Design enduro_video, start of the top module:
module enduro_video(iRST_n,
                    iVGA_CLK,
                    show_cars,
                    car_user_x,
                    car2_x,
                    car2_y,
                    car3_x,
                    car3_y,
                    oBLANK_n,
                    oHS,
                    oVS,
                    b_data,
                    g_data,
                    r_data);
Settings: LEC_CHECK=0, CAP_MARGIN=5, CORE_MARGIN=2, CORE_UTILIZATION=72, CTS_CLUSTER_DIAMETER=26, CTS_CLUSTER_SIZE=41, HOLD_SLACK_MARGIN=-0.04, SETUP_SLACK_MARGIN=0.82, SLEW_MARGIN=35; clock period 6.32 ns.
run.sh (not shown) runs the stock make flow with config.mk's settings and CLKGATE_MAP_FILE=.
The starting point finished with negative setup slack left.
==> next run, changes <==
Settings changed: CTS_CLUSTER_SIZE 41 to 11, HOLD_SLACK_MARGIN -0.04 to default, PLACE_DENSITY_LB_ADDON from default to 0.19, SETUP_SLACK_MARGIN 0.82 to 1.65, SLEW_MARGIN 35 to 0.
Clock period 6.32 ns to 7.29 ns, I/O delays scaled along.
With this change the flow ran to the end with no violations.
Non-clock buffer count shrinks by 176.
Sequential power goes down by about 13%.
Cell area falls by 3.7%.
Cell count falls by about 4%.
Power drops by about 15%.
Routed wire length went down by about 0.7%.
==> next run, changes <==
Settings changed: CTS_CLUSTER_SIZE 11 to 41, HOLD_SLACK_MARGIN from default to -0.04, MAX_ROUTING_LAYER from default to met4, PLACE_DENSITY_LB_ADDON 0.19 to default, SETUP_SLACK_MARGIN 1.65 to 0.82, SLEW_MARGIN 0 to 35.
Clock period 7.29 ns to 6.32 ns, I/O delays scaled along.
Result:
- Now the flow finished with negative setup slack left
- maximum frequency shrinks by 1.5%
- area after synthesis is unchanged
- first-iteration DRC count grows by 13%

---

Setup of 04-19:
enduro_video again, from the RTL that the note above started with.
Settings: LEC_CHECK=0, CAP_MARGIN=35, CELL_PAD_IN_SITES_DETAIL_PLACEMENT=2, CELL_PAD_IN_SITES_GLOBAL_PLACEMENT=2, CORE_MARGIN=2, CORE_UTILIZATION=49, CTS_CLUSTER_DIAMETER=220, CTS_CLUSTER_SIZE=70, GPL_ROUTABILITY_DRIVEN=1, GPL_TIMING_DRIVEN=0, HOLD_SLACK_MARGIN=-0.04, MIN_ROUTING_LAYER=met2, PLACE_DENSITY_LB_ADDON=0.17, SETUP_SLACK_MARGIN=0.11, SLEW_MARGIN=20, TNS_END_PERCENT=75; clock period 6.33 ns.
What ended 04-19 was a tool error in detailed placement; the run never finished.
Relative to 04-19, the following input files were edited for 10-12:
Settings: clearing CELL_PAD_IN_SITES_DETAIL_PLACEMENT, which used to be 2; swapping 20 for 40 in SLEW_MARGIN; clearing SETUP_SLACK_MARGIN, which used to be 0.11; clearing CELL_PAD_IN_SITES_GLOBAL_PLACEMENT, which used to be 2; clearing GPL_ROUTABILITY_DRIVEN, which used to be 1; clearing HOLD_SLACK_MARGIN, which used to be -0.04; swapping 49 for 72 in CORE_UTILIZATION; clearing MIN_ROUTING_LAYER, which used to be met2; clearing CTS_CLUSTER_DIAMETER, which used to be 220; clearing GPL_TIMING_DRIVEN, which used to be 0; clearing CTS_CLUSTER_SIZE, which used to be 70; swapping 35 for 5 in CAP_MARGIN; clearing PLACE_DENSITY_LB_ADDON, which used to be 0.17; clearing TNS_END_PERCENT, which used to be 75; swapping 6.33 for 5.72 in the clock period (ns, I/O delays scaled along).
- 10-12: all stages done; final checks FAILED (setup timing).
- For 04-19, the flow was terminated by a tool error in detailed placement and produced no final design.
- Initial core utilization (lower): 04-19
- Between 10-12 and 04-19, the area share of fa/ha/maj cells after synthesis does not differ in any meaningful way.
- 10-12 vs. 04-19: floorplan core area down 31%; chip width down about 17%; final estimated routing congestion in global placement up 0.020; synthesized instance count flat; vertical die size down about 17%.
- On total die size, 10-12 does better than 04-19.
- Looking at number of port buffers, 10-12 sits 13 higher than 04-19 does.
- Comparing 04-19 with 10-12, the fraction of the mapped netlist area in simple logic gates came out essentially unchanged.

---

== lane 1 ==
Starting RTL as in the previous note.
Settings: LEC_CHECK=0, CAP_MARGIN=20, CORE_MARGIN=2, CORE_UTILIZATION=72, CTS_CLUSTER_DIAMETER=27, HOLD_SLACK_MARGIN=-0.08, PLACE_DENSITY=0.37, SETUP_SLACK_MARGIN=1.72, SLEW_MARGIN=20; clock period 6.92 ns.
Lane 1 closes out successfully: all stages finished, all timing, DRC and antenna checks passed.
Input-level comparison between lane 2 and lane 1:
# lane 1
export LEC_CHECK = 0
export CAP_MARGIN = 20
export CORE_MARGIN = 2
export CORE_UTILIZATION = 72
export CTS_CLUSTER_DIAMETER = 27
export HOLD_SLACK_MARGIN = -0.08
export PLACE_DENSITY = 0.37
export SETUP_SLACK_MARGIN = 1.72
export SLEW_MARGIN = 20
create_clock -name core_clock -period 6.92 [get_ports {iVGA_CLK}]
# lane 2
export LEC_CHECK = 0
export CAP_MARGIN = 20
export CORE_MARGIN = 2
export CORE_UTILIZATION = 72
export CTS_CLUSTER_DIAMETER = 273
export CTS_CLUSTER_SIZE = 98
export SLEW_MARGIN = 20
create_clock -name core_clock -period 15.0 [get_ports {iVGA_CLK}]
==> comparison <==
- In summary, lane 2 completed successfully, with a layout that passed the timing, DRC and antenna checks.
- Compared with lane 1, lane 2 improves final hold slack.
- Diff lane 1 -> lane 2: sequential share of cell area now sits higher, number of logic gates now sits at about the same level, worst stage delay on the critical path now sits higher, cell count after placement now sits lower, detailed-routing wirelength on met1 now sits higher.
- Summary of lane 2 over lane 1: internal power decreased by about 60% relative to the old numbers, final cell count without fillers went down, routed length on met2 fell 3.9%.
- Lane 2 — post-route clock period utilization 37 points lower, lane 1 as reference
diff inputs: lane 2 => lane 3
# lane 2
export LEC_CHECK = 0
export CAP_MARGIN = 20
export CORE_MARGIN = 2
export CORE_UTILIZATION = 72
export CTS_CLUSTER_DIAMETER = 273
export CTS_CLUSTER_SIZE = 98
export SLEW_MARGIN = 20
create_clock -name core_clock -period 15.0 [get_ports {iVGA_CLK}]
# lane 3
export LEC_CHECK = 0
export CAP_MARGIN = 20
export CELL_PAD_IN_SITES_GLOBAL_PLACEMENT = 3
export CORE_MARGIN = 2
export CORE_UTILIZATION = 40
export CTS_CLUSTER_DIAMETER = 398
export CTS_CLUSTER_SIZE = 100
export SLEW_MARGIN = 20
create_clock -name core_clock -period 15.0 [get_ports {iVGA_CLK}]
## What came out
- On fill cell total of the finished layout, the lower figure sits with lane 2, not lane 3.
- Higher clock skew among lane 2 and lane 3: lane 3
- Between lane 2 and lane 3, total power is lower for lane 2, lane 3 comes in above that.
- Lane 2 closes out successfully: all stages finished, all timing, DRC and antenna checks passed.
- Lane 3 finished every stage and its layout cleared the timing, DRC and antenna checks.
- Measured against lane 2, the routed via count divided by cell count of lane 3 comes out at 0.854 times the reference value.
- Lane 2 and lane 3 ended up with roughly the same clock buffer count.
- Sort lane 2 and lane 3 by count of inserted tapcells, descending, and lane 3 comes first.
- Comparing setup slack for lane 2 and lane 3, the smaller number came from lane 2.
- Summary — post-route cell area, lane 3 relative to lane 2: higher, by about 2.2%.
- Number of nets in the layout delta (lane 3 -> lane 2): insignificant
- Compare lane 2 and lane 3 | worst slew slack as a fraction of its limit lower: lane 2
Power figures rest on the tool's default switching activity, not on a simulated workload.
